**design/flow/constraint.sdc**
```tcl
create_clock -name core_clock -period 16.2 [get_ports {clk}]
set_input_delay 3.2400 -clock core_clock [delete_from_list [all_inputs] [get_ports {clk}]]
set_output_delay 3.2400 -clock core_clock [all_outputs]
set_load 0.01 [all_outputs]
```
**design/flow/run.sh**
```bash
#!/bin/bash
# the make line also repeats each setting of config.mk as NAME=value (left out here)
make -C /OpenROAD-flow-scripts/flow DESIGN_CONFIG=/design/flow/config.mk WORK_HOME=/design/flow/orfs CLKGATE_MAP_FILE= finish
```
**design/flow/config.mk**
```make
export PLATFORM = sky130hd
export DESIGN_NAME = top
export DESIGN_NICKNAME = top
export VERILOG_FILES = /design/flow/design.v
export SDC_FILE = /design/flow/constraint.sdc
export NUM_CORES = 4
export LEC_CHECK = 0
export ABC_AREA = 0
export CAP_MARGIN = 35
export CELL_PAD_IN_SITES_DETAIL_PLACEMENT = 0
export CELL_PAD_IN_SITES_GLOBAL_PLACEMENT = 2
export CORE_MARGIN = 8
export CORE_UTILIZATION = 53
export CTS_CLUSTER_DIAMETER = 230
export CTS_CLUSTER_SIZE = 52
export GPL_ROUTABILITY_DRIVEN = 1
export HOLD_SLACK_MARGIN = 0.11
export MIN_ROUTING_LAYER = met2
export PLACE_DENSITY = 0.71
export SETUP_SLACK_MARGIN = 3.22
export SLEW_MARGIN = 30
```
**design/flow/design.v**
```verilog
`timescale 1ns / 1ps
module pid_controller(
    input  logic        clk,
    input  logic        rst_n,
    input  logic [15:0] setpoint,
    input  logic [15:0] feedback,
    input  logic [15:0] Kp,
    input  logic [15:0] Ki,
    input  logic [15:0] Kd,
    input  logic [15:0] clk_prescaler,
    output logic [15:0] control_signal
);
    logic signed [16:0]  error_s;         
    logic signed [16:0]  prev_error_s;
    logic signed [31:0]  integral_s;      
    logic signed [31:0]  derivative_s;
    logic [15:0] clk_divider;
    logic        sampling_flag;
    logic signed [31:0] kp_mul, ki_mul;
    logic signed [31:0] kd_mul;
    logic signed [31:0] control_calc;
    always_ff @(posedge clk or negedge rst_n) begin
        if (!rst_n) begin
            clk_divider    <= 16'h0000;
            sampling_flag  <= 1'b0;
        end else if (clk_divider == clk_prescaler) begin
            clk_divider    <= 16'h0000;
            sampling_flag  <= 1'b1;
        end else begin
            clk_divider    <= clk_divider + 16'd1;
            sampling_flag  <= 1'b0;
        end
    end
    always_comb begin
        error_s = $signed({1'b0, setpoint}) - $signed({1'b0, feedback});
        kp_mul = $signed({1'b0, Kp}) * error_s;
        ki_mul = $signed({1'b0, Ki}) * error_s;
        kd_mul = $signed({1'b0, Kd}) * (error_s - prev_error_s);
        control_calc = kp_mul + integral_s + kd_mul;
    end
    always_ff @(posedge clk or negedge rst_n) begin
        if (!rst_n) begin
            prev_error_s   <= '0;
            integral_s     <= '0;
            derivative_s   <= '0;
            control_signal <= 16'h0000;
        end else if (sampling_flag) begin
            integral_s   <= integral_s + ki_mul;
            derivative_s <= kd_mul;
            control_signal <= control_calc[15:0];
            prev_error_s <= error_s;
        end
    end
endmodule
`timescale 1ns/1ps
module top (
  input  logic        clk,
  input  logic        rst_n,
  input  logic [15:0] setpoint,
  input  logic [15:0] feedback,
  input  logic [15:0] Kp,
  input  logic [15:0] Ki,
  input  logic [15:0] Kd,
  input  logic [15:0] clk_prescaler,
  output logic [15:0] control_signal
);
  pid_controller u_dut (
    .clk(clk),
    .rst_n(rst_n),
    .setpoint(setpoint),
    .feedback(feedback),
    .Kp(Kp),
    .Ki(Ki),
    .Kd(Kd),
    .clk_prescaler(clk_prescaler),
    .control_signal(control_signal)
  );
endmodule
```
==> impl_metrics.py, run 1 <==
# Generated from Yosys and OpenROAD reports
metrics = {
    "synth": {
        "syn_area_um2": 16930,
        "synthAoiAreaFrac_pct": 4.441,
        "synthDistinctLibCells": 52,
        "flop_cell": "dfrtp_1",
        "avgSynthCellArea_um2": 9.123,
        "fp_nets": 2442,
        "netlist_instances": 1856,
        "synthMuxAreaShare_pct": 1.212,
        "synth_stat.cells": 1856,
        "yosys.area.top_type_share_pct": 34.64,
        "ys_seq_share_pct": 9.606,
        "synthArstFlopShare_pct": 100.0,
        "synth-edff-count": 0,
        "ys_top_cells_by_area": "fa_1 35%, ha_1 14%, dfrtp_1 9.6%, inv_1 9.1%, and2_1 6.7%",
        "top_cells_by_count": "411 x inv_1, 293 x fa_1, 221 x nand2_1, 195 x ha_1, 181 x and2_1",
        "ys_area_um2": 16930,
        "simple_gate_share_pct": 15.72,
        "largest_area_cell": "fa_1",
        "synthMostInstantiatedCell": "inv_1",
        "synthAdderAreaFrac_pct": 49.05,
        "synth-warning-count": 1,
        "synthTopLogicFamily": "adder cells",
        "numSynthFlops": 65,
        "xor_area_share_pct": 9.436,
    },
    "setup_path": {
        "cp-start-kind": "input pin",
        "slowest_delay_ns": 0.54,
        "worst_setup_path_end_kind": "register",
        "slowest_stage": "fa_1",
        "cp_top_family": "adder cells",
        "required_ns": 16.44,
        "critPathKind": "input pin to register",
        "rr_worst_depth": 33,
        "crit-reg2reg-launch": "u_dut.prev_error_s[1]",
        "timing.rr.end": "u_dut.control_signal[15]",
        "cp.depth": 39,
        "cp.arrival_ns": 12.92,
        "critical_path.most_common_cell": "fa_1",
        "worstPathMaxFanout": 20,
        "path_buffers": 7,
        "endpoint": "u_dut.control_signal[15]",
        "rrSetupSlack_ns": 7.32,
        "crit_path_start": "feedback[6]",
    },
    "global_route": {
        "grt_pass1_vias": 19990,
        "antenna_found_initial": 0,
        "track_usage_pct": 37.00,
        "grt_pass1_wl_mm": 73.37,
        "grt_max_degree": 79,
        "grt_remaining_overflow": 0,
    },
    "placed_design": {
        "portBuffers": 113,
        "place_hpwl_mm": 33.93,
        "gp_congestion": 0.8758,
        "pre_cts_slack_ns": 1.798,
    },
    "die": {
        "fp.dieArea_um2": 37920,
        "fp_util_pct": 53.80,
        "pin_count": 114,
        "core_um2": 31470,
        "die_h_um": 194.7,
        "rows": 65,
        "die_w_um": 194.7,
    },
    "timing": {
        "grt_setup_unrepaired": "false",
        "min_period_ns": 12.68,
        "timing.final.crit_share_pct": 78.28,
        "clock.fmax_mhz": 78.85,
        "drv_slew": 0,
        "fin_tns_setup_ns": 0,
        "layout_setup_ws_ns": 3.518,
        "hold_viol": 0,
        "max-slew-margin-rel_pct": 45.18,
        "max_slew.worst_pin.slew_ns": 0.8165,
        "clock_skew_ns": 0.01577,
        "setup_viol": 0,
    },
    "final_layout": {
        "logic_area_um2": 13970,
        "final_nets": 2554,
        "areaGrowthSynthToFinish_pct": 15.41,
        "final_util_pct": 62.09,
        "fillers": 2778,
        "flop_area_um2": 1628,
    },
    "hold_path": {
        "worstHoldPathType": "register to register",
        "min_to": "u_dut.control_signal[0]",
        "min_from": "u_dut.control_signal[0]",
        "hold_depth": 1,
    },
    "clock_tree": {
        "hold_buffers": 0,
        "cts.sinks": 65,
        "cts_made_buffers": 9,
        "cts-root-buf": "clkbuf_16",
        "cts.reportedPaths.clkPinSlew_ns": 0.06,
        "clockBufferDepth": 2,
        "htree_levels": 3,
        "cts_tree": "done",
        "clk_latency_ns": 0.36,
    },
    "routing": {
        "vias": 16790,
        "drt_iter0_markers": 2329,
        "dr.pass1.iters": 25,
        "wl_mm": 44.98,
        "via_per_inst": 7.066,
        "wl_per_cell_um": 18.93,
        "ant_nets": 0,
        "route.detailed.drc": 0,
    },
    "run": {
        "cap_violations": 0,
        "warning_count": 28,
    },
    "run_status": {
        "status": "no timing/DRC/antenna violations",
    },
}
metrics by stage:
stage	hold WS [ns]	instances	instance area, um2
6_report	0.5057	2376	19540
3_3_place_gp	0.4904	2332	18590
4_1_cts	0.5104	2363	19160
5_1_grt	0.5203	2374	19540
3_5_place_dp	0.4963	2335	18610
2_1_floorplan	0.4740	1856	16990
routing by layer:
layer | global-route usage, % | part of all wire (%) | up-vias
met5 | 11.10 | 0.38 | -
met4 | 4.071 | 6.4 | 8
met3 | 51.91 | 41 | 378
met2 | 43.59 | 53 | 4255
met1 | - | 0 | 6414
li1 | - | - | 5735
layout make-up:
type	instances	area share, %
multi-input combinational	1317	71.49
timing repair buffer	164	8.343
sequential	65	8.330
inverter	411	7.895
tap	402	2.574
clock buffer	10	1.172
clock inverter	5	0.1729
antenna	2	0.02561
what timing repair did:
action                                  4_1_cts  5_1_grt
gates resized                                29       67
cloned                                        1        0
pin swaps                                    36       42
endpoints found under the setup margin        1        1
buffers inserted                             12        9
==> inputs of run 2 (changes only) <==
Settings changed: ABC_AREA 0 to 1, CAP_MARGIN 35 to 20, CELL_PAD_IN_SITES_DETAIL_PLACEMENT 0 to not set, CORE_ASPECT_RATIO set to 0.5, CORE_MARGIN 8 to 2, CORE_UTILIZATION 53 to 40, CTS_CLUSTER_DIAMETER 230 to 340, CTS_CLUSTER_SIZE 52 to 100, GPL_ROUTABILITY_DRIVEN 1 to 0, HOLD_SLACK_MARGIN 0.11 to not set, MIN_ROUTING_LAYER met2 to not set, PLACE_DENSITY 0.71 to 0.79, SETUP_SLACK_MARGIN 3.22 to -0.51, SLEW_MARGIN 30 to 20, TNS_END_PERCENT set to 15.
Clock period 16.2 ns to 12.5 ns, I/O delays scaled along.
==> impl_metrics.py, run 2 <==
# Generated from Yosys and OpenROAD reports
metrics = {
    "synth": {
        "synthMuxAreaShare_pct": 0,
        "ys_seq_share_pct": 9.059,
        "ys_area_um2": 17960,
        "xor_area_share_pct": 3.951,
        "synthAdderAreaFrac_pct": 46.25,
        "synth-warning-count": 1,
        "fp_nets": 3001,
        "yosys.area.top_type_share_pct": 32.67,
        "synthMostInstantiatedCell": "inv_1",
        "synthArstFlopShare_pct": 100.0,
        "synth-edff-count": 0,
        "synthTopLogicFamily": "adder cells",
        "simple_gate_share_pct": 22.52,
        "syn_area_um2": 17960,
        "ys_top_cells_by_area": "fa_1 33%, ha_1 14%, inv_1 13%, nand2_1 11%, dfrtp_1 9.1%",
        "top_cells_by_count": "628 x inv_1, 546 x nand2_1, 293 x fa_1, 256 x nor2_1, 195 x ha_1",
        "synth_stat.cells": 2415,
        "largest_area_cell": "fa_1",
        "synthAoiAreaFrac_pct": 3.777,
        "synthDistinctLibCells": 47,
        "netlist_instances": 2415,
        "numSynthFlops": 65,
        "avgSynthCellArea_um2": 7.435,
        "flop_cell": "dfrtp_1",
    },
    "routing": {
        "route.detailed.drc": 0,
        "dr.pass1.iters": 5,
        "wl_mm": 56.81,
        "via_per_inst": 4.819,
        "vias": 14970,
        "drt_iter0_markers": 947,
        "n_antenna_cell": 0,
        "ant_nets": 0,
        "wl_per_cell_um": 18.28,
    },
    "die": {
        "fp_util_pct": 40.89,
        "die_w_um": 303.6,
        "die_h_um": 153.8,
        "rows": 54,
        "core_um2": 43920,
        "pin_count": 114,
        "fp.dieArea_um2": 46700,
    },
    "final_layout": {
        "stdcell_area_um2": 20070,
        "finalNonFillerCells": 3107,
        "final_nets": 3100,
        "fillers": 4626,
        "areaGrowthSynthToFinish_pct": 11.79,
    },
    "setup_path": {
        "worstPathMaxFanout": 9,
        "slowest_stage": "fa_1",
        "crit_path_start": "feedback[8]",
        "cp.arrival_ns": 11.71,
        "crit-reg2reg-launch": "u_dut.prev_error_s[2]",
        "slowest_delay_ns": 0.57,
        "cp.depth": 44,
        "required_ns": 12.76,
        "worst_setup_path_end_kind": "register",
        "cp-start-kind": "input pin",
        "path_buffers": 10,
        "critPathKind": "input pin to register",
        "rrSetupSlack_ns": 4.64,
        "endpoint": "u_dut.control_signal[15]",
        "timing.rr.end": "u_dut.control_signal[15]",
        "rr_worst_depth": 37,
        "critical_path.most_common_cell": "nand2_1",
        "cp_top_family": "adder cells",
    },
    "run_status": {
        "status": "no timing/DRC/antenna violations",
    },
    "clock_tree": {
        "cts_made_buffers": 9,
        "cts_tree": "done",
        "cts.sinks": 65,
        "htree_levels": 3,
        "cts_resized": 0,
        "clk_latency_ns": 0.37,
        "clockBufferDepth": 2,
        "hold_buffers": 0,
        "cts.reportedPaths.clkPinSlew_ns": 0.07,
        "postCtsSetupRepairBufs": 0,
        "cts-root-buf": "clkbuf_16",
    },
    "global_route": {
        "grt_remaining_overflow": 0,
        "grt_pass1_wl_mm": 89.63,
        "grt_pass1_vias": 15230,
        "track_usage_pct": 25.41,
        "met2_usage_pct": 36.15,
        "use_met1_pct": 40.21,
        "grt_max_degree": 68,
        "top_usage_layer": "met1",
        "antenna_found_initial": 0,
        "grt_util_met3_pct": 4.838,
    },
    "hold_path": {
        "min_from": "u_dut.control_signal[0]",
        "worstHoldPathType": "register to register",
        "min_to": "u_dut.control_signal[0]",
        "hold_depth": 2,
    },
    "timing": {
        "setup_viol": 0,
        "grt_setup_unrepaired": "false",
        "drv_slew": 0,
        "fin_tns_setup_ns": 0,
        "clock_skew_ns": 0.01183,
        "timing.final.crit_share_pct": 91.56,
        "max-slew-margin-rel_pct": 33.25,
        "clock.fmax_mhz": 87.37,
        "whs_ns": 0.4710,
        "max_slew.worst_pin.slew_ns": 0.9988,
        "hold_viol": 0,
        "min_period_ns": 11.45,
    },
    "run": {
        "cap_violations": 0,
        "warning_count": 26,
    },
    "placed_design": {
        "place_hpwl_mm": 48.34,
        "portBuffers": 113,
        "dpl_cell_area_um2": 19790,
        "dpl.cell_count": 3091,
    },
}
[run 2: through the flow]
stage          worst slack [ns]  util, %
2_1_floorplan             1.789        -
3_3_place_gp             0.9298    45.05
3_5_place_dp             0.7306    45.05
4_1_cts                   1.083    45.69
5_1_grt                  0.3987    45.71
6_report                  1.055    45.71
[run 2: routing by layer]
layer  vias up  wire [um]
met4         0        564
met5         -          0
met1      7293      29860
met2       349      22690
met3        32       3692
li1       7299          -
[run 2: layout make-up]
class,instances,area (um2),share of cell area (%)
timing repair buffer,135,1294,6.445
sequential,65,1627,8.103
multi-input combinational,1667,13750,68.49
tap,588,735.7,3.665
clock inverter,5,38.79,0.1932
clock buffer,11,242.7,1.209
inverter,636,2387,11.89
==> inputs of run 3 (changes only) <==
Settings changed: CELL_PAD_IN_SITES_GLOBAL_PLACEMENT 2 to not set, CORE_ASPECT_RATIO 0.5 to not set, CORE_UTILIZATION 40 to 68, CTS_CLUSTER_DIAMETER 340 to not set, CTS_CLUSTER_SIZE 100 to not set, GPL_ROUTABILITY_DRIVEN 0 to not set, PLACE_DENSITY 0.79 to 0.4, SETUP_SLACK_MARGIN -0.51 to not set, TNS_END_PERCENT 15 to not set.
Clock period 12.5 ns to 3.57 ns, I/O delays scaled along.
==> impl_metrics.py, run 3 <==
# Metrics from the implementation run
metrics = {
    "synth": {
        "netlist_instances": 2415,
        "fp_nets": 3001,
        "largest_area_cell": "fa_1",
        "ys_top_cells_by_area": "fa_1 33%, ha_1 14%, inv_1 13%, nand2_1 11%, dfrtp_1 9.1%",
        "synthAdderAreaFrac_pct": 46.25,
        "xor_area_share_pct": 3.951,
        "synthTopLogicFamily": "adder cells",
        "ys_area_um2": 17960,
        "ys_seq_share_pct": 9.059,
        "syn_area_um2": 17960,
        "numSynthFlops": 65,
        "synth_stat.cells": 2415,
        "synthMuxAreaShare_pct": 0,
        "synthArstFlopShare_pct": 100.0,
        "flop_cell": "dfrtp_1",
        "synthAoiAreaFrac_pct": 3.777,
        "synth-warning-count": 1,
        "synth-edff-count": 0,
        "simple_gate_share_pct": 22.52,
        "top_cells_by_count": "628 x inv_1, 546 x nand2_1, 293 x fa_1, 256 x nor2_1, 195 x ha_1",
        "avgSynthCellArea_um2": 7.435,
        "yosys.area.top_type_share_pct": 32.67,
        "synthMostInstantiatedCell": "inv_1",
        "synthDistinctLibCells": 47,
    },
    "clock_tree": {
        "clockBufferDepth": 2,
        "cts.sinks": 65,
        "htree_levels": 3,
        "hold_buffers": 0,
        "cts-root-buf": "clkbuf_16",
        "cts_made_buffers": 9,
    },
    "die": {
        "die_w_um": 166.5,
        "core_um2": 25980,
        "pin_count": 114,
        "fp.dieArea_um2": 27720,
        "die_h_um": 166.5,
        "fp_util_pct": 69.10,
        "rows": 59,
    },
    "run_status": {
        "status": "did not finish",
        "lastStage": "global routing",
        "stop_error": "[ERROR GRT-0232] Routing congestion too high. Check the congestion heatmap in the GUI.",
    },
    "global_route": {
        "track_usage_pct": 88.76,
        "grt_remaining_overflow": 595,
    },
    "placed_design": {
        "place_hpwl_mm": 49.66,
        "gp_congestion": 0.9894,
        "portBuffers": 113,
    },
}
## run 3: per-layer routing
layer	GRT overflow	global-route usage (%)
met1	8	83.44
met2	378	103.7
met5	3	45.74
met3	14	77.66
met4	192	96.93
## run 3: repair_timing
| item | CTS |
|---|---|
| setup buffers | 40 |
| cloned | 0 |
| endpoints found under the setup margin | 29 |
| pin swaps | 109 |
| resized | 215 |
## run 3: through the flow
stage	hold WS (ns)	setup WS (ns)	instance area (um2)	cells	setup TNS, ns
after floorplan	0.4184	-4.655	18480	2415	-67.14
after detailed placement	0.4681	-5.750	22390	3159	-103.14
after CTS	0.4780	-5.083	23770	3215	-77.76
after global placement	0.4567	-5.422	22390	3159	-97.15
==> inputs of run 4 (changes only) <==
Settings changed: ABC_AREA 1 to not set, CORE_UTILIZATION 68 to 64, CTS_CLUSTER_SIZE set to 13, PLACE_DENSITY 0.4 to not set.
Clock period 3.57 ns to 9.4 ns, I/O delays scaled along.
==> impl_metrics.py, run 4 <==
# Generated from Yosys and OpenROAD reports
metrics = {
    "setup_path": {
        "worst_setup_path_end_kind": "register",
        "endpoint": "u_dut.control_signal[15]",
        "worstPathMaxFanout": 2,
        "critical_path.most_common_cell": "xnor2_1",
        "crit_path_start": "setpoint[0]",
        "required_ns": 9.63,
        "rr_worst_depth": 39,
        "slowest_delay_ns": 0.54,
        "cp_top_family": "adder cells",
        "slowest_stage": "fa_1",
        "cp.arrival_ns": 11.17,
        "cp-start-kind": "input pin",
        "rrSetupSlack_ns": 0.79,
        "path_buffers": 14,
        "cp.depth": 46,
        "critPathKind": "input pin to register",
        "crit-reg2reg-launch": "u_dut.prev_error_s[1]",
        "timing.rr.end": "u_dut.control_signal[15]",
    },
    "global_route": {
        "track_usage_pct": 32.49,
        "grt_pass1_wl_mm": 71.29,
        "grt_pass1_vias": 14420,
        "grt_remaining_overflow": 0,
        "grt_max_degree": 69,
        "antenna_found_initial": 1,
    },
    "timing": {
        "whs_ns": 0.5066,
        "clock.fmax_mhz": 91.41,
        "layout_setup_ws_ns": -1.540,
        "max-slew-margin-rel_pct": 38.62,
        "min_period_ns": 10.94,
        "timing.final.crit_share_pct": 116.4,
        "grt_setup_unrepaired": "true",
        "clock_skew_ns": 0.01236,
        "max_slew.worst_pin.slew_ns": 0.9207,
        "hold_viol": 0,
        "drv_slew": 0,
        "setup_viol": 6,
    },
    "synth": {
        "numSynthFlops": 65,
        "top_cells_by_count": "411 x inv_1, 293 x fa_1, 221 x nand2_1, 195 x ha_1, 181 x and2_1",
        "ys_area_um2": 16930,
        "synthDistinctLibCells": 52,
        "synth_stat.cells": 1856,
        "flop_cell": "dfrtp_1",
        "synthArstFlopShare_pct": 100.0,
        "xor_area_share_pct": 9.436,
        "fp_nets": 2442,
        "synthAdderAreaFrac_pct": 49.05,
        "synthAoiAreaFrac_pct": 4.441,
        "ys_seq_share_pct": 9.606,
        "ys_top_cells_by_area": "fa_1 35%, ha_1 14%, dfrtp_1 9.6%, inv_1 9.1%, and2_1 6.7%",
        "synth-edff-count": 0,
        "netlist_instances": 1856,
        "avgSynthCellArea_um2": 9.123,
        "synthMuxAreaShare_pct": 1.212,
        "yosys.area.top_type_share_pct": 34.64,
        "synthMostInstantiatedCell": "inv_1",
        "largest_area_cell": "fa_1",
        "syn_area_um2": 16930,
        "simple_gate_share_pct": 15.72,
        "synthTopLogicFamily": "adder cells",
        "synth-warning-count": 1,
    },
    "final_layout": {
        "final_nets": 2683,
        "areaGrowthSynthToFinish_pct": 22.57,
        "finalNonFillerCells": 2437,
    },
    "clock_tree": {
        "cts-root-buf": "clkbuf_16",
        "htree_levels": 3,
        "clockBufferDepth": 2,
        "cts_made_buffers": 9,
        "clk_latency_ns": 0.36,
        "cts.sinks": 65,
        "cts.reportedPaths.clkPinSlew_ns": 0.06,
        "cts_tree": "done",
    },
    "run_status": {
        "failed_checks": "negative setup slack",
        "status": "finished with violations",
    },
    "routing": {
        "wl_per_cell_um": 17.91,
        "n_antenna_cell": 0,
        "wl_mm": 43.64,
        "vias": 13300,
        "dr.pass1.iters": 5,
        "ant_nets": 0,
        "drt_iter0_markers": 723,
        "route.detailed.drc": 0,
        "via_per_inst": 5.457,
    },
    "hold_path": {
        "min_from": "u_dut.control_signal[2]",
        "min_to": "u_dut.control_signal[2]",
        "worstHoldPathType": "register to register",
        "hold_depth": 1,
    },
    "placed_design": {
        "portBuffers": 113,
        "dpl.cell_count": 2387,
        "place_hpwl_mm": 34.60,
        "gp_congestion": 0.9058,
    },
    "die": {
        "die_h_um": 166.7,
        "core_um2": 25980,
        "pin_count": 114,
        "fp.dieArea_um2": 27770,
        "die_w_um": 166.7,
        "fp_util_pct": 65.16,
        "rows": 59,
    },
    "run": {
        "warning_count": 31,
        "cap_violations": 0,
    },
}
[run 4: timing repair]
item | CTS | global route
pin swaps | 79 | 74
hold buffers | 0 | 0
gates resized | 98 | 58
setup buffers | 25 | 11
setup endpoints to repair | 8 | 7
[run 4: cell type report]
| type | instances | area [um2] |
|---|---|---|
| Multi-Input combinational cell | 1317 | 14260 |
| Inverter | 411 | 1558 |
| Clock buffer | 11 | 252.7 |
| Fill cell | 1724 | 5230 |
| Timing Repair Buffer | 293 | 2546 |
| Sequential cell | 65 | 1628 |
| Tap cell | 335 | 419.2 |
| Clock inverter | 5 | 86.33 |
[run 4: layer usage]
layer  track usage, %  vias up  wire length [um]
met1            40.13     6671             16590
met5                0        -                 0
met2            57.33      481             22250
met3            4.753      130              2731
met4            13.34        0              2064
li1                 -     6017                 -
[run 4: stage by stage]
step	setup slack (ns)	util [%]	setup TNS (ns)	cell area [um2]
after global placement	-2.163	75.32	-9.141	19570
after global routing	-1.900	79.87	-6.318	20750
after detailed placement	-2.396	75.32	-10.48	19570
after CTS	-1.564	78.59	-3.147	20420
after floorplan	-1.436	-	-2.471	17130
final	-1.540	79.87	-4.580	20750
==> inputs of run 5 (changes only) <==
Settings changed: CAP_MARGIN 20 to 25, CORE_ASPECT_RATIO set to 1.16, CORE_MARGIN 2 to 3, CORE_UTILIZATION 64 to 25, CTS_CLUSTER_SIZE 13 to not set, GPL_TIMING_DRIVEN set to 1, MAX_ROUTING_LAYER set to met4, PLACE_DENSITY_LB_ADDON set to 0.02, SETUP_SLACK_MARGIN set to 0.03.
Clock period 9.4 ns to 9.54 ns, I/O delays scaled along.
==> impl_metrics.py, run 5 <==
# Generated from Yosys and OpenROAD reports
metrics = {
    "synth": {
        "avgSynthCellArea_um2": 9.123,
        "synthMuxAreaShare_pct": 1.212,
        "simple_gate_share_pct": 15.72,
        "xor_area_share_pct": 9.436,
        "synthDistinctLibCells": 52,
        "ys_top_cells_by_area": "fa_1 35%, ha_1 14%, dfrtp_1 9.6%, inv_1 9.1%, and2_1 6.7%",
        "synthArstFlopShare_pct": 100.0,
        "top_cells_by_count": "411 x inv_1, 293 x fa_1, 221 x nand2_1, 195 x ha_1, 181 x and2_1",
        "yosys.area.top_type_share_pct": 34.64,
        "synth-edff-count": 0,
        "ys_area_um2": 16930,
        "synth_stat.cells": 1856,
        "synthAdderAreaFrac_pct": 49.05,
        "synthMostInstantiatedCell": "inv_1",
        "fp_nets": 2442,
        "ys_seq_share_pct": 9.606,
        "largest_area_cell": "fa_1",
        "numSynthFlops": 65,
        "flop_cell": "dfrtp_1",
        "synthAoiAreaFrac_pct": 4.441,
        "syn_area_um2": 16930,
        "netlist_instances": 1856,
        "synth-warning-count": 1,
        "synthTopLogicFamily": "adder cells",
    },
    "timing": {
        "max-slew-margin-rel_pct": 38.68,
        "drv_slew": 0,
        "layout_setup_ws_ns": -1.281,
        "clock_skew_ns": 0.02206,
        "grt_setup_unrepaired": "true",
        "max_slew.worst_pin.slew_ns": 0.9198,
        "hold_viol": 0,
        "timing.final.crit_share_pct": 113.4,
        "clock.fmax_mhz": 92.41,
        "setup_viol": 4,
        "min_period_ns": 10.82,
    },
    "routing": {
        "wl_mm": 56.26,
        "drt_iter0_markers": 317,
        "vias": 12530,
        "ant_nets": 0,
        "via_per_inst": 4.158,
        "dr.pass1.iters": 4,
        "wl_per_cell_um": 18.67,
        "route.detailed.drc": 0,
    },
    "setup_path": {
        "rrSetupSlack_ns": 1.02,
        "worstPathMaxFanout": 3,
        "timing.rr.end": "u_dut.control_signal[15]",
        "crit-reg2reg-launch": "u_dut.prev_error_s[0]",
        "cp.depth": 42,
        "worst_setup_path_end_kind": "register",
        "crit_path_start": "setpoint[0]",
        "slowest_stage": "fa_1",
        "rr_worst_depth": 34,
        "cp-start-kind": "input pin",
        "cp_top_family": "adder cells",
        "endpoint": "u_dut.control_signal[15]",
        "required_ns": 9.82,
        "slowest_delay_ns": 0.56,
        "path_buffers": 10,
        "critPathKind": "input pin to register",
        "cp.arrival_ns": 11.10,
    },
    "hold_path": {
        "hold_depth": 1,
        "min_to": "u_dut.control_signal[4]",
        "min_from": "u_dut.control_signal[4]",
        "worstHoldPathType": "register to register",
    },
    "final_layout": {
        "areaGrowthSynthToFinish_pct": 28.28,
        "fillers": 7132,
        "final_nets": 2708,
        "finalNonFillerCells": 3014,
        "flop_area_um2": 1628,
        "final_util_pct": 32.48,
        "logic_area_um2": 14340,
    },
    "placed_design": {
        "pre_cts_slack_ns": -2.302,
        "portBuffers": 113,
        "place_hpwl_mm": 47.76,
        "gp_congestion": 0.7920,
        "dpl.cell_count": 2970,
    },
    "clock_tree": {
        "htree_levels": 3,
        "cts-root-buf": "clkbuf_16",
        "cts_tree": "done",
        "cts.reportedPaths.clkPinSlew_ns": 0.08,
        "cts.sinks": 65,
        "clockBufferDepth": 2,
        "clk_latency_ns": 0.39,
        "cts_made_buffers": 9,
    },
    "global_route": {
        "track_usage_pct": 17.22,
        "antenna_found_initial": 5,
        "grt_pass1_vias": 14460,
        "grt_remaining_overflow": 0,
        "grt_pass1_wl_mm": 88.55,
        "grt_max_degree": 58,
    },
    "die": {
        "rows": 102,
        "fp.dieArea_um2": 70900,
        "die_h_um": 286.3,
        "die_w_um": 247.6,
        "pin_count": 114,
        "core_um2": 66870,
        "fp_util_pct": 25.32,
    },
    "run": {
        "warning_count": 29,
        "cap_violations": 0,
    },
    "run_status": {
        "failed_checks": "negative setup slack",
        "status": "finished with violations",
    },
}
-- run 5: layer usage --
| layer | GRT usage [%] | share of wire, % | vias up | wire [um] |
|---|---|---|---|---|
| met3 | 1.645 | 2.6 | 35 | 1455 |
| met1 | 23.35 | 47 | 6319 | 26500 |
| li1 | - | - | 6065 | - |
| met4 | 3.736 | 1.5 | 0 | 816 |
| met5 | - | 0 | - | 0 |
| met2 | 27.99 | 49 | 112 | 27490 |
-- run 5: cell type report --
| cell class | instances | share of cell area [%] |
|---|---|---|
| multi-input cells | 1317 | 66.03 |
| flip-flops and latches | 65 | 7.494 |
| clock buffers | 9 | 1.037 |
| well taps | 884 | 5.092 |
| inverters | 411 | 7.183 |
| repair buffers | 318 | 12.55 |
| clock inverters | 7 | 0.5760 |
| diodes | 3 | 0.03456 |
-- run 5: per-stage QoR --
| stage | TNS, ns | instance area, um2 | hold WS [ns] |
|---|---|---|---|
| floorplan | -2.005 | 17130 | 0.4740 |
| detailed placement | -9.980 | 20520 | 0.4973 |
| finish | -2.190 | 21720 | 0.5148 |
| global route | -3.806 | 21720 | 0.5284 |
| CTS | -2.675 | 21350 | 0.5185 |
| global placement | -9.811 | 20520 | 0.4933 |
-- run 5: repair_timing --
action	4_1_cts	5_1_grt
gates resized	100	65
endpoints found under the setup margin	7	7
pin swaps	87	82
hold buffers	0	0
setup buffers	18	10
==> inputs of run 6 (changes only) <==
Settings changed: CAP_MARGIN 25 to 10, CORE_ASPECT_RATIO 1.16 to 0.54, CORE_MARGIN 3 to 10, CORE_UTILIZATION 25 to 40, CTS_CLUSTER_SIZE set to 82, GPL_TIMING_DRIVEN 1 to not set, HOLD_SLACK_MARGIN set to 0.15, MAX_ROUTING_LAYER met4 to not set, PLACE_DENSITY_LB_ADDON 0.02 to not set, SETUP_SLACK_MARGIN 0.03 to not set.
Clock period 9.54 ns to 13.6 ns, I/O delays scaled along.
==> impl_metrics.py, run 6 <==
# Generated from Yosys and OpenROAD reports
metrics = {
    "global_route": {
        "grt_util_met3_pct": 4.242,
        "track_usage_pct": 18.10,
        "met2_usage_pct": 26.56,
        "grt_max_degree": 79,
        "grt_pass1_vias": 13380,
        "antenna_found_initial": 2,
        "top_usage_layer": "met1",
        "use_met1_pct": 26.91,
        "grt_remaining_overflow": 0,
        "grt_pass1_wl_mm": 73.00,
    },
    "timing": {
        "timing.final.crit_share_pct": 96.12,
        "max_slew.worst_pin.slew_ns": 0.9443,
        "min_period_ns": 13.07,
        "setup_viol": 0,
        "fin_tns_setup_ns": 0,
        "drv_slew": 0,
        "clock_skew_ns": 0.009401,
        "max-slew-margin-rel_pct": 37.05,
        "grt_setup_unrepaired": "false",
        "whs_ns": 0.5025,
        "hold_viol": 0,
        "clock.fmax_mhz": 76.50,
        "layout_setup_ws_ns": 0.5283,
    },
    "synth": {
        "synthDistinctLibCells": 52,
        "top_cells_by_count": "411 x inv_1, 293 x fa_1, 221 x nand2_1, 195 x ha_1, 181 x and2_1",
        "ys_top_cells_by_area": "fa_1 35%, ha_1 14%, dfrtp_1 9.6%, inv_1 9.1%, and2_1 6.7%",
        "simple_gate_share_pct": 15.72,
        "synth-edff-count": 0,
        "synthAoiAreaFrac_pct": 4.441,
        "syn_area_um2": 16930,
        "xor_area_share_pct": 9.436,
        "largest_area_cell": "fa_1",
        "yosys.area.top_type_share_pct": 34.64,
        "ys_seq_share_pct": 9.606,
        "synthMostInstantiatedCell": "inv_1",
        "netlist_instances": 1856,
        "synthAdderAreaFrac_pct": 49.05,
        "synthMuxAreaShare_pct": 1.212,
        "synthArstFlopShare_pct": 100.0,
        "synth_stat.cells": 1856,
        "numSynthFlops": 65,
        "synth-warning-count": 1,
        "fp_nets": 2442,
        "synthTopLogicFamily": "adder cells",
        "flop_cell": "dfrtp_1",
        "ys_area_um2": 16930,
        "avgSynthCellArea_um2": 9.123,
    },
    "die": {
        "pin_count": 114,
        "core_um2": 41840,
        "die_h_um": 171.2,
        "die_w_um": 300.0,
        "rows": 55,
        "fp.dieArea_um2": 51350,
        "fp_util_pct": 40.47,
    },
    "routing": {
        "vias": 12210,
        "wl_mm": 44.35,
        "dr.pass1.iters": 7,
        "via_per_inst": 4.801,
        "route.detailed.drc": 0,
        "drt_iter0_markers": 774,
        "ant_nets": 0,
        "wl_per_cell_um": 17.44,
    },
    "placed_design": {
        "dpl_cell_area_um2": 18960,
        "pre_cts_slack_ns": -0.08788,
        "portBuffers": 113,
        "place_hpwl_mm": 37.37,
        "gp_congestion": 0.8882,
    },
    "clock_tree": {
        "cts_made_buffers": 9,
        "cts_tree": "done",
        "clockBufferDepth": 2,
        "htree_levels": 3,
        "cts.reportedPaths.clkPinSlew_ns": 0.06,
        "cts-root-buf": "clkbuf_16",
        "cts.sinks": 65,
        "clk_latency_ns": 0.37,
        "hold_buffers": 0,
    },
    "setup_path": {
        "required_ns": 13.85,
        "rrSetupSlack_ns": 4.12,
        "worst_setup_path_end_kind": "register",
        "rr_worst_depth": 34,
        "cp-start-kind": "input pin",
        "worstPathMaxFanout": 3,
        "cp.depth": 41,
        "cp_top_family": "adder cells",
        "endpoint": "u_dut.control_signal[15]",
        "cp.arrival_ns": 13.32,
        "slowest_delay_ns": 0.55,
        "path_buffers": 8,
        "critical_path.most_common_cell": "fa_1",
        "timing.rr.end": "u_dut.control_signal[15]",
        "crit-reg2reg-launch": "u_dut.prev_error_s[0]",
        "critPathKind": "input pin to register",
        "slowest_stage": "fa_1",
        "crit_path_start": "feedback[0]",
    },
    "final_layout": {
        "flop_area_um2": 1628,
        "logic_area_um2": 13620,
        "final_nets": 2553,
        "final_util_pct": 46.15,
        "fillers": 4103,
        "stdcell_area_um2": 19310,
        "areaGrowthSynthToFinish_pct": 14.03,
    },
    "hold_path": {
        "worstHoldPathType": "register to register",
        "min_to": "u_dut.control_signal[4]",
        "hold_depth": 1,
        "min_from": "u_dut.control_signal[4]",
    },
    "run": {
        "cap_violations": 0,
        "warning_count": 26,
    },
    "run_status": {
        "status": "no timing/DRC/antenna violations",
    },
}
## run 6: area by class of cell
type,count,share of cell area [%]
Multi-Input combinational cell,1317,70.54
Sequential cell,65,8.431
Inverter,411,7.990
Timing Repair Buffer,163,7.789
Tap cell,570,3.694
Clock buffer,11,1.257
Clock inverter,5,0.2851
Antenna cell,1,0.01296
## run 6: metrics by stage
stage / instances
floorplan: 1856
global placement: 2526
detailed placement: 2526
CTS: 2542
global route: 2543
finish: 2543
## run 6: layer usage
metal  vias to the layer above  share of wire, %
li1                       5757                 -
met1                      6046                50
met2                       368                41
met3                        36               7.7
met4                         2               1.4
met5                         -             0.041
## run 6: what timing repair did
action | in CTS | in global routing
buffers inserted | 0 | 0
hold endpoints to repair | 0 | 0
resized | 0 | 11
setup endpoints to repair | 0 | 1
==> inputs of run 7 (changes only) <==
Settings changed: ABC_AREA set to 1, CAP_MARGIN 10 to 20, CELL_PAD_IN_SITES_GLOBAL_PLACEMENT set to 1, CORE_ASPECT_RATIO 0.54 to 0.5, CORE_MARGIN 10 to 2, CTS_CLUSTER_DIAMETER set to 329, CTS_CLUSTER_SIZE 82 to 100, HOLD_SLACK_MARGIN 0.15 to 0.14, PLACE_DENSITY set to 0.78, SETUP_SLACK_MARGIN set to -1.24, SLEW_MARGIN 20 to 0, TNS_END_PERCENT set to 10.
Clock period 13.6 ns to 12.5 ns, I/O delays scaled along.
==> impl_metrics.py, run 7 <==
# Generated from Yosys and OpenROAD reports
metrics = {
    "run": {
        "warning_count": 26,
        "cap_violations": 0,
    },
    "setup_path": {
        "crit-reg2reg-launch": "u_dut.prev_error_s[2]",
        "path_buffers": 10,
        "cp.arrival_ns": 11.77,
        "rr_worst_depth": 37,
        "slowest_stage": "fa_1",
        "crit_path_start": "feedback[9]",
        "slowest_delay_ns": 0.60,
        "critical_path.most_common_cell": "nand2_1",
        "worst_setup_path_end_kind": "register",
        "cp.depth": 44,
        "cp-start-kind": "input pin",
        "cp_top_family": "adder cells",
        "critPathKind": "input pin to register",
        "endpoint": "u_dut.control_signal[15]",
        "rrSetupSlack_ns": 4.60,
        "required_ns": 12.76,
        "worstPathMaxFanout": 6,
        "timing.rr.end": "u_dut.control_signal[15]",
    },
    "global_route": {
        "grt_max_degree": 69,
        "antenna_found_initial": 0,
        "grt_pass1_wl_mm": 82.64,
        "track_usage_pct": 22.88,
        "grt_remaining_overflow": 0,
        "grt_pass1_vias": 14930,
    },
    "synth": {
        "fp_nets": 3001,
        "synthMostInstantiatedCell": "inv_1",
        "synth-edff-count": 0,
        "synthTopLogicFamily": "adder cells",
        "ys_top_cells_by_area": "fa_1 33%, ha_1 14%, inv_1 13%, nand2_1 11%, dfrtp_1 9.1%",
        "xor_area_share_pct": 3.951,
        "largest_area_cell": "fa_1",
        "top_cells_by_count": "628 x inv_1, 546 x nand2_1, 293 x fa_1, 256 x nor2_1, 195 x ha_1",
        "syn_area_um2": 17960,
        "synthArstFlopShare_pct": 100.0,
        "yosys.area.top_type_share_pct": 32.67,
        "ys_seq_share_pct": 9.059,
        "synthAoiAreaFrac_pct": 3.777,
        "flop_cell": "dfrtp_1",
        "avgSynthCellArea_um2": 7.435,
        "synth_stat.cells": 2415,
        "netlist_instances": 2415,
        "ys_area_um2": 17960,
        "synthMuxAreaShare_pct": 0,
        "synth-warning-count": 1,
        "synthAdderAreaFrac_pct": 46.25,
        "simple_gate_share_pct": 22.52,
        "synthDistinctLibCells": 47,
        "numSynthFlops": 65,
    },
    "clock_tree": {
        "htree_levels": 3,
        "cts.reportedPaths.clkPinSlew_ns": 0.07,
        "cts_tree": "done",
        "cts-root-buf": "clkbuf_16",
        "cts_resized": 0,
        "hold_buffers": 0,
        "cts_made_buffers": 9,
        "clk_latency_ns": 0.37,
        "postCtsSetupRepairBufs": 0,
        "cts.sinks": 65,
        "clockBufferDepth": 2,
    },
    "timing": {
        "setup_viol": 0,
        "hold_viol": 0,
        "fin_tns_setup_ns": 0,
        "clock_skew_ns": 0.009393,
        "whs_ns": 0.4714,
        "clock.fmax_mhz": 86.84,
        "max_slew.worst_pin.slew_ns": 0.9510,
        "min_period_ns": 11.52,
        "timing.final.crit_share_pct": 92.12,
        "grt_setup_unrepaired": "false",
        "max-slew-margin-rel_pct": 36.44,
        "drv_slew": 0,
    },
    "routing": {
        "drt_iter0_markers": 1059,
        "wl_per_cell_um": 16.61,
        "ant_nets": 0,
        "dr.pass1.iters": 5,
        "via_per_inst": 4.850,
        "vias": 15040,
        "route.detailed.drc": 0,
        "wl_mm": 51.51,
        "n_antenna_cell": 0,
    },
    "final_layout": {
        "final_nets": 3094,
        "areaGrowthSynthToFinish_pct": 11.86,
        "fillers": 4490,
        "final_util_pct": 45.74,
    },
    "hold_path": {
        "min_from": "u_dut.control_signal[2]",
        "hold_depth": 2,
        "min_to": "u_dut.control_signal[2]",
        "worstHoldPathType": "register to register",
    },
    "placed_design": {
        "place_hpwl_mm": 43.94,
        "gp_congestion": 0.9303,
        "portBuffers": 113,
    },
    "die": {
        "die_w_um": 303.6,
        "rows": 54,
        "fp_util_pct": 40.89,
        "die_h_um": 153.8,
        "core_um2": 43920,
        "pin_count": 114,
        "fp.dieArea_um2": 46700,
    },
    "run_status": {
        "status": "no timing/DRC/antenna violations",
    },
}
==> run 7: through the flow <==
| step | cells | setup slack [ns] | cell area (um2) |
|---|---|---|---|
| after CTS | 3099 | 1.061 | 20050 |
| after global placement | 3083 | 0.7334 | 19730 |
| after detailed placement | 3083 | 0.6961 | 19730 |
| after floorplan | 2415 | 1.789 | 17960 |
| after global routing | 3101 | 0.4238 | 20090 |
| final | 3101 | 0.9849 | 20090 |
==> run 7: layout make-up <==
cell class	instances	area (um2)	share of cell area (%)
Clock buffer	9	225.2	1.121
Sequential cell	65	1627	8.098
Clock inverter	7	103.9	0.5170
Multi-Input combinational cell	1667	13740	68.42
Tap cell	588	735.7	3.663
Inverter	636	2387	11.89
Timing Repair Buffer	129	1265	6.298
==> run 7: per-layer routing <==
metal	up-vias	track usage, %	part of all wire [%]
met1	7314	33.75	49
met4	0	4.027	1.4
li1	7285	-	-
met3	54	3.970	6.4
met5	-	0	0
met2	386	35.54	44
==> inputs of run 8 (changes only) <==
Settings changed: ABC_AREA 1 to not set, CELL_PAD_IN_SITES_DETAIL_PLACEMENT set to 0, CELL_PAD_IN_SITES_GLOBAL_PLACEMENT 1 to 0, CORE_ASPECT_RATIO 0.5 to not set, CORE_UTILIZATION 40 to 55, CTS_CLUSTER_DIAMETER 329 to 330, CTS_CLUSTER_SIZE 100 to not set, GPL_ROUTABILITY_DRIVEN set to 1, HOLD_SLACK_MARGIN 0.14 to not set, MIN_ROUTING_LAYER set to met1, PLACE_DENSITY 0.78 to not set, SETUP_SLACK_MARGIN -1.24 to not set, TNS_END_PERCENT 10 to not set.
Clock period 12.5 ns to 10.0 ns, I/O delays scaled along.
==> impl_metrics.py, run 8 <==
# Generated from Yosys and OpenROAD reports
metrics = {
    "hold_path": {
        "min_from": "u_dut.control_signal[9]",
        "min_to": "u_dut.control_signal[9]",
        "worstHoldPathType": "register to register",
        "hold_depth": 1,
    },
    "synth": {
        "numSynthFlops": 65,
        "ys_seq_share_pct": 9.606,
        "synthMostInstantiatedCell": "inv_1",
        "synthDistinctLibCells": 52,
        "synth-edff-count": 0,
        "ys_area_um2": 16930,
        "synthArstFlopShare_pct": 100.0,
        "synthMuxAreaShare_pct": 1.212,
        "largest_area_cell": "fa_1",
        "yosys.area.top_type_share_pct": 34.64,
        "ys_top_cells_by_area": "fa_1 35%, ha_1 14%, dfrtp_1 9.6%, inv_1 9.1%, and2_1 6.7%",
        "fp_nets": 2442,
        "syn_area_um2": 16930,
        "avgSynthCellArea_um2": 9.123,
        "netlist_instances": 1856,
        "synthAoiAreaFrac_pct": 4.441,
        "simple_gate_share_pct": 15.72,
        "flop_cell": "dfrtp_1",
        "synthTopLogicFamily": "adder cells",
        "top_cells_by_count": "411 x inv_1, 293 x fa_1, 221 x nand2_1, 195 x ha_1, 181 x and2_1",
        "synth_stat.cells": 1856,
        "synthAdderAreaFrac_pct": 49.05,
        "synth-warning-count": 1,
        "xor_area_share_pct": 9.436,
    },
    "run_status": {
        "failed_checks": "negative setup slack",
        "status": "finished with violations",
    },
    "timing": {
        "timing.final.crit_share_pct": 109.8,
        "fin_tns_setup_ns": -1.158,
        "setup_viol": 3,
        "hold_viol": 0,
        "grt_setup_unrepaired": "true",
        "max_slew.worst_pin.slew_ns": 0.8704,
        "layout_setup_ws_ns": -0.9752,
        "max-slew-margin-rel_pct": 41.97,
        "clock.fmax_mhz": 91.11,
        "clock_skew_ns": 0.009227,
        "drv_slew": 0,
        "min_period_ns": 10.98,
    },
    "setup_path": {
        "timing.rr.end": "u_dut.control_signal[15]",
        "critPathKind": "input pin to register",
        "worst_setup_path_end_kind": "register",
        "worstPathMaxFanout": 3,
        "cp.depth": 39,
        "slowest_delay_ns": 0.52,
        "slowest_stage": "fa_1",
        "rrSetupSlack_ns": 1.48,
        "cp.arrival_ns": 11.23,
        "endpoint": "u_dut.control_signal[15]",
        "rr_worst_depth": 34,
        "required_ns": 10.25,
        "path_buffers": 5,
        "crit_path_start": "setpoint[5]",
        "cp-start-kind": "input pin",
        "crit-reg2reg-launch": "u_dut.prev_error_s[0]",
        "cp_top_family": "adder cells",
    },
    "die": {
        "die_h_um": 179.5,
        "fp.dieArea_um2": 32210,
        "fp_util_pct": 55.65,
        "pin_count": 114,
        "die_w_um": 179.5,
        "rows": 64,
        "core_um2": 30430,
    },
    "clock_tree": {
        "cts.reportedPaths.clkPinSlew_ns": 0.07,
        "cts-root-buf": "clkbuf_16",
        "cts.sinks": 65,
        "clockBufferDepth": 2,
        "cts_tree": "done",
        "cts_made_buffers": 9,
        "htree_levels": 3,
        "clk_latency_ns": 0.37,
        "hold_buffers": 0,
    },
    "routing": {
        "ant_nets": 0,
        "via_per_inst": 5.175,
        "vias": 12810,
        "drt_iter0_markers": 597,
        "route.detailed.drc": 0,
        "wl_per_cell_um": 17.02,
        "wl_mm": 42.12,
        "dr.pass1.iters": 5,
    },
    "global_route": {
        "antenna_found_initial": 1,
        "track_usage_pct": 27.51,
        "grt_remaining_overflow": 0,
        "grt_max_degree": 79,
        "grt_pass1_wl_mm": 70.15,
        "grt_pass1_vias": 14120,
    },
    "final_layout": {
        "finalNonFillerCells": 2475,
        "final_nets": 2659,
        "areaGrowthSynthToFinish_pct": 20.96,
        "stdcell_area_um2": 20480,
    },
    "placed_design": {
        "portBuffers": 113,
        "place_hpwl_mm": 34.96,
        "gp_congestion": 0.8782,
        "dpl_cell_area_um2": 19550,
        "pre_cts_slack_ns": -1.894,
        "dpl.cell_count": 2437,
    },
    "run": {
        "cap_violations": 0,
        "warning_count": 30,
    },
}
-- run 8: what timing repair did --
item | CTS | global route
cloned | 0 | 0
pin swaps | 73 | 58
setup endpoints to repair | 6 | 5
buffers inserted | 20 | 4
hold endpoints to repair | 0 | 0
gates resized | 80 | 45
-- run 8: layout make-up --
cell class	count	area, um2
clock buffer	9	225.2
antenna	1	2.502
fill	2604	9948
inverter	411	1555
clock inverter	7	55.05
sequential	65	1628
multi-input combinational	1317	14170
tap	396	495.5
timing repair buffer	269	2346
-- run 8: metrics by stage --
stage | utilization (%) | hold WS (ns)
floorplan | - | 0.4740
global placement | 64.25 | 0.4897
detailed placement | 64.25 | 0.4953
CTS | 66.71 | 0.5086
global route | 67.30 | 0.5227
finish | 67.31 | 0.5031
-- run 8: layer usage --
metal	wire length, um	global-route usage (%)	vias to the layer above
li1	-	-	5962
met1	17260	35.03	6465
met2	21420	48.52	322
met3	2141	4.052	60
met4	1311	8.423	0
met5	0	0	-
==> inputs of run 9 (changes only) <==
Settings changed: CELL_PAD_IN_SITES_DETAIL_PLACEMENT 0 to not set, CELL_PAD_IN_SITES_GLOBAL_PLACEMENT 0 to not set, CORE_UTILIZATION 55 to 59, CTS_CLUSTER_DIAMETER 330 to not set, GPL_ROUTABILITY_DRIVEN 1 to not set, MIN_ROUTING_LAYER met1 to not set, SETUP_SLACK_MARGIN set to 2.7, SLEW_MARGIN 0 to 20.
Clock period 10.0 ns to 9.96 ns, I/O delays scaled along.
==> impl_metrics.py, run 9 <==
# Generated from Yosys and OpenROAD reports
metrics = {
    "setup_path": {
        "critPathKind": "input pin to register",
        "endpoint": "u_dut.control_signal[15]",
        "worst_setup_path_end_kind": "register",
        "critical_path.most_common_cell": "fa_2",
        "crit_path_start": "setpoint[0]",
        "cp.depth": 41,
        "rrSetupSlack_ns": 1.39,
        "cp-start-kind": "input pin",
        "required_ns": 10.19,
        "rr_worst_depth": 32,
        "worstPathMaxFanout": 3,
        "timing.rr.end": "u_dut.control_signal[15]",
        "cp.arrival_ns": 11.18,
        "slowest_stage": "fa_2",
        "cp_top_family": "adder cells",
        "crit-reg2reg-launch": "u_dut.prev_error_s[0]",
        "slowest_delay_ns": 0.56,
        "path_buffers": 8,
    },
    "final_layout": {
        "stdcell_area_um2": 21020,
        "final_util_pct": 73.82,
        "areaGrowthSynthToFinish_pct": 24.13,
        "final_nets": 2665,
    },
    "synth": {
        "xor_area_share_pct": 9.436,
        "netlist_instances": 1856,
        "ys_area_um2": 16930,
        "synthAoiAreaFrac_pct": 4.441,
        "avgSynthCellArea_um2": 9.123,
        "ys_seq_share_pct": 9.606,
        "synth-edff-count": 0,
        "numSynthFlops": 65,
        "synth-warning-count": 1,
        "flop_cell": "dfrtp_1",
        "synthArstFlopShare_pct": 100.0,
        "synthMostInstantiatedCell": "inv_1",
        "ys_top_cells_by_area": "fa_1 35%, ha_1 14%, dfrtp_1 9.6%, inv_1 9.1%, and2_1 6.7%",
        "fp_nets": 2442,
        "syn_area_um2": 16930,
        "synth_stat.cells": 1856,
        "synthMuxAreaShare_pct": 1.212,
        "yosys.area.top_type_share_pct": 34.64,
        "top_cells_by_count": "411 x inv_1, 293 x fa_1, 221 x nand2_1, 195 x ha_1, 181 x and2_1",
        "largest_area_cell": "fa_1",
        "synthDistinctLibCells": 52,
        "synthAdderAreaFrac_pct": 49.05,
        "simple_gate_share_pct": 15.72,
        "synthTopLogicFamily": "adder cells",
    },
    "clock_tree": {
        "clockBufferDepth": 2,
        "cts-root-buf": "clkbuf_16",
        "cts.sinks": 65,
        "cts.reportedPaths.clkPinSlew_ns": 0.06,
        "htree_levels": 3,
        "cts_tree": "done",
        "clk_latency_ns": 0.35,
        "cts_made_buffers": 9,
    },
    "routing": {
        "route.detailed.drc": 0,
        "via_per_inst": 5.240,
        "n_antenna_cell": 0,
        "vias": 12930,
        "wl_per_cell_um": 17.13,
        "ant_nets": 0,
        "dr.pass1.iters": 5,
        "wl_mm": 42.27,
        "drt_iter0_markers": 579,
    },
    "global_route": {
        "grt_pass1_vias": 14130,
        "grt_max_degree": 79,
        "grt_remaining_overflow": 0,
        "track_usage_pct": 29.89,
        "grt_pass1_wl_mm": 70.99,
        "antenna_found_initial": 0,
    },
    "die": {
        "die_h_um": 173.4,
        "fp.dieArea_um2": 30070,
        "fp_util_pct": 59.48,
        "die_w_um": 173.4,
        "core_um2": 28470,
        "pin_count": 114,
        "rows": 62,
    },
    "placed_design": {
        "gp_congestion": 0.8957,
        "place_hpwl_mm": 34.08,
        "dpl_cell_area_um2": 19540,
        "pre_cts_slack_ns": -1.983,
        "portBuffers": 113,
    },
    "timing": {
        "fin_tns_setup_ns": -1.331,
        "max-slew-margin-rel_pct": 39.18,
        "max_slew.worst_pin.slew_ns": 0.9123,
        "setup_viol": 4,
        "hold_viol": 0,
        "timing.final.crit_share_pct": 109.9,
        "layout_setup_ws_ns": -0.9847,
        "min_period_ns": 10.94,
        "grt_setup_unrepaired": "true",
        "clock_skew_ns": 0.007171,
        "drv_slew": 0,
        "clock.fmax_mhz": 91.37,
    },
    "run": {
        "warning_count": 31,
        "cap_violations": 0,
    },
    "hold_path": {
        "worstHoldPathType": "register to register",
        "min_from": "u_dut.clk_divider[0]",
        "hold_depth": 1,
        "min_to": "u_dut.clk_divider[0]",
    },
    "run_status": {
        "failed_checks": "negative setup slack",
        "status": "finished with violations",
    },
}
==> run 9: metrics by stage <==
stage | hold slack [ns] | cells
2_1_floorplan | 0.4740 | 1856
3_3_place_gp | 0.4890 | 2414
3_5_place_dp | 0.4950 | 2414
4_1_cts | 0.5077 | 2462
5_1_grt | 0.5238 | 2468
6_report | 0.5030 | 2468
==> run 9: routing by layer <==
| metal | routed length [um] | up-vias | part of all wire [%] | global-route usage [%] |
|---|---|---|---|---|
| li1 | - | 5978 | - | - |
| met5 | 0 | - | 0 | 0 |
| met2 | 21630 | 336 | 51 | 53.25 |
| met4 | 1782 | 0 | 4.2 | 11.37 |
| met3 | 1882 | 84 | 4.5 | 3.465 |
| met1 | 16980 | 6534 | 40 | 37.38 |
==> run 9: area by class of cell <==
cell class                 instances  area, um2
clock inverter                     5      37.54
tap                              384      480.5
fill                            2184       7452
multi-input combinational       1317      14630
timing repair buffer             275       2431
inverter                         411       1558
sequential                        65       1628
clock buffer                      11      252.7
==> run 9: timing repair <==
item / CTS / global route
hold buffers: 0 / 0
buffers inserted: 32 / 6
setup endpoints to repair: 20 / 18
resized: 168 / 31
pin swaps: 109 / 71
gates cloned: 0 / 0
==> inputs of run 10 (changes only) <==
Settings changed: ABC_AREA set to 0, CELL_PAD_IN_SITES_GLOBAL_PLACEMENT set to 2, CORE_ASPECT_RATIO set to 1.99, CORE_UTILIZATION 59 to 40, CTS_CLUSTER_DIAMETER set to 340, CTS_CLUSTER_SIZE set to 100, PLACE_DENSITY set to 0.86, SETUP_SLACK_MARGIN 2.7 to -0.51, SLEW_MARGIN 20 to 0, TNS_END_PERCENT set to 15.
Clock period 9.96 ns to 12.5 ns, I/O delays scaled along.
==> impl_metrics.py, run 10 <==
# Generated from Yosys and OpenROAD reports
metrics = {
    "clock_tree": {
        "cts_made_buffers": 9,
        "hold_buffers": 0,
        "cts-root-buf": "clkbuf_16",
        "cts.sinks": 65,
        "htree_levels": 3,
        "clockBufferDepth": 2,
        "clk_latency_ns": 0.38,
        "cts.reportedPaths.clkPinSlew_ns": 0.06,
        "cts_tree": "done",
    },
    "global_route": {
        "track_usage_pct": 22.79,
        "grt_max_degree": 79,
        "grt_pass1_wl_mm": 75.93,
        "grt_remaining_overflow": 0,
        "antenna_found_initial": 2,
        "grt_pass1_vias": 14260,
    },
    "final_layout": {
        "finalNonFillerCells": 2572,
        "final_nets": 2611,
        "areaGrowthSynthToFinish_pct": 16.61,
        "stdcell_area_um2": 19750,
    },
    "die": {
        "rows": 106,
        "fp.dieArea_um2": 44090,
        "die_w_um": 149.9,
        "die_h_um": 294.2,
        "core_um2": 41910,
        "fp_util_pct": 40.40,
        "pin_count": 114,
    },
    "synth": {
        "synthTopLogicFamily": "adder cells",
        "largest_area_cell": "fa_1",
        "synthArstFlopShare_pct": 100.0,
        "synthDistinctLibCells": 52,
        "synthMuxAreaShare_pct": 1.212,
        "fp_nets": 2442,
        "synth_stat.cells": 1856,
        "ys_seq_share_pct": 9.606,
        "numSynthFlops": 65,
        "synthAdderAreaFrac_pct": 49.05,
        "synthAoiAreaFrac_pct": 4.441,
        "simple_gate_share_pct": 15.72,
        "synth-warning-count": 1,
        "netlist_instances": 1856,
        "ys_area_um2": 16930,
        "synth-edff-count": 0,
        "synthMostInstantiatedCell": "inv_1",
        "flop_cell": "dfrtp_1",
        "ys_top_cells_by_area": "fa_1 35%, ha_1 14%, dfrtp_1 9.6%, inv_1 9.1%, and2_1 6.7%",
        "xor_area_share_pct": 9.436,
        "syn_area_um2": 16930,
        "avgSynthCellArea_um2": 9.123,
        "top_cells_by_count": "411 x inv_1, 293 x fa_1, 221 x nand2_1, 195 x ha_1, 181 x and2_1",
        "yosys.area.top_type_share_pct": 34.64,
    },
    "setup_path": {
        "cp_top_family": "adder cells",
        "worstPathMaxFanout": 2,
        "required_ns": 12.76,
        "rr_worst_depth": 34,
        "critPathKind": "input pin to register",
        "worst_setup_path_end_kind": "register",
        "cp.depth": 41,
        "cp.arrival_ns": 12.77,
        "slowest_delay_ns": 0.55,
        "crit_path_start": "feedback[1]",
        "rrSetupSlack_ns": 3.41,
        "slowest_stage": "fa_1",
        "crit-reg2reg-launch": "u_dut.prev_error_s[0]",
        "path_buffers": 7,
        "cp-start-kind": "input pin",
        "timing.rr.end": "u_dut.control_signal[15]",
        "endpoint": "u_dut.control_signal[15]",
    },
    "placed_design": {
        "dpl_cell_area_um2": 19340,
        "dpl.cell_count": 2553,
        "portBuffers": 113,
        "place_hpwl_mm": 39.97,
        "gp_congestion": 0.8452,
    },
    "routing": {
        "wl_mm": 46.94,
        "dr.pass1.iters": 5,
        "wl_per_cell_um": 18.25,
        "route.detailed.drc": 0,
        "drt_iter0_markers": 411,
        "via_per_inst": 4.912,
        "vias": 12630,
        "ant_nets": 0,
    },
    "timing": {
        "setup_viol": 1,
        "max-slew-margin-rel_pct": 36.00,
        "min_period_ns": 12.52,
        "max_slew.worst_pin.slew_ns": 0.9476,
        "hold_viol": 0,
        "clock.fmax_mhz": 79.90,
        "timing.final.crit_share_pct": 100.1,
        "clock_skew_ns": 0.01018,
        "layout_setup_ws_ns": -0.01610,
        "drv_slew": 0,
    },
    "hold_path": {
        "worstHoldPathType": "register to register",
        "min_from": "u_dut.control_signal[4]",
        "hold_depth": 1,
        "min_to": "u_dut.control_signal[4]",
    },
    "run": {
        "warning_count": 26,
        "cap_violations": 0,
    },
    "run_status": {
        "status": "finished with violations",
        "failed_checks": "negative setup slack",
    },
}
-- run 10: final cells by class --
| cell class | instances | area [um2] |
|---|---|---|
| fill | 4204 | 22170 |
| multi-input combinational | 1317 | 13610 |
| timing repair buffer | 221 | 1939 |
| sequential | 65 | 1628 |
| inverter | 411 | 1543 |
| tap | 540 | 675.6 |
| clock buffer | 9 | 225.2 |
| clock inverter | 7 | 118.9 |
| antenna | 2 | 5.005 |
-- run 10: per-layer routing --
| metal | track usage (%) | wire (um) |
|---|---|---|
| met5 | 0 | 0 |
| met4 | 10.98 | 2259 |
| met3 | 2.000 | 992 |
| met2 | 45.24 | 27470 |
| met1 | 23.13 | 16220 |
-- run 10: metrics by stage --
step	hold slack [ns]	setup TNS [ns]	util [%]	worst slack, ns
after detailed placement	0.4975	-0.9328	46.15	-0.9328
after global routing	0.5240	-0.5807	47.11	-0.5807
after CTS	0.5119	-0.4837	47.00	-0.4837
after floorplan	0.4740	-0.3989	-	-0.3989
final	0.5069	-0.01610	47.11	-0.01610
after global placement	0.4905	-0.8147	46.15	-0.8147
-- run 10: repair_timing --
| action | 4_1_cts | 5_1_grt |
|---|---|---|
| setup endpoints to repair | 1 | 1 |
| pin swaps | 0 | 12 |
| resized | 3 | 7 |
| buffers inserted | 0 | 1 |
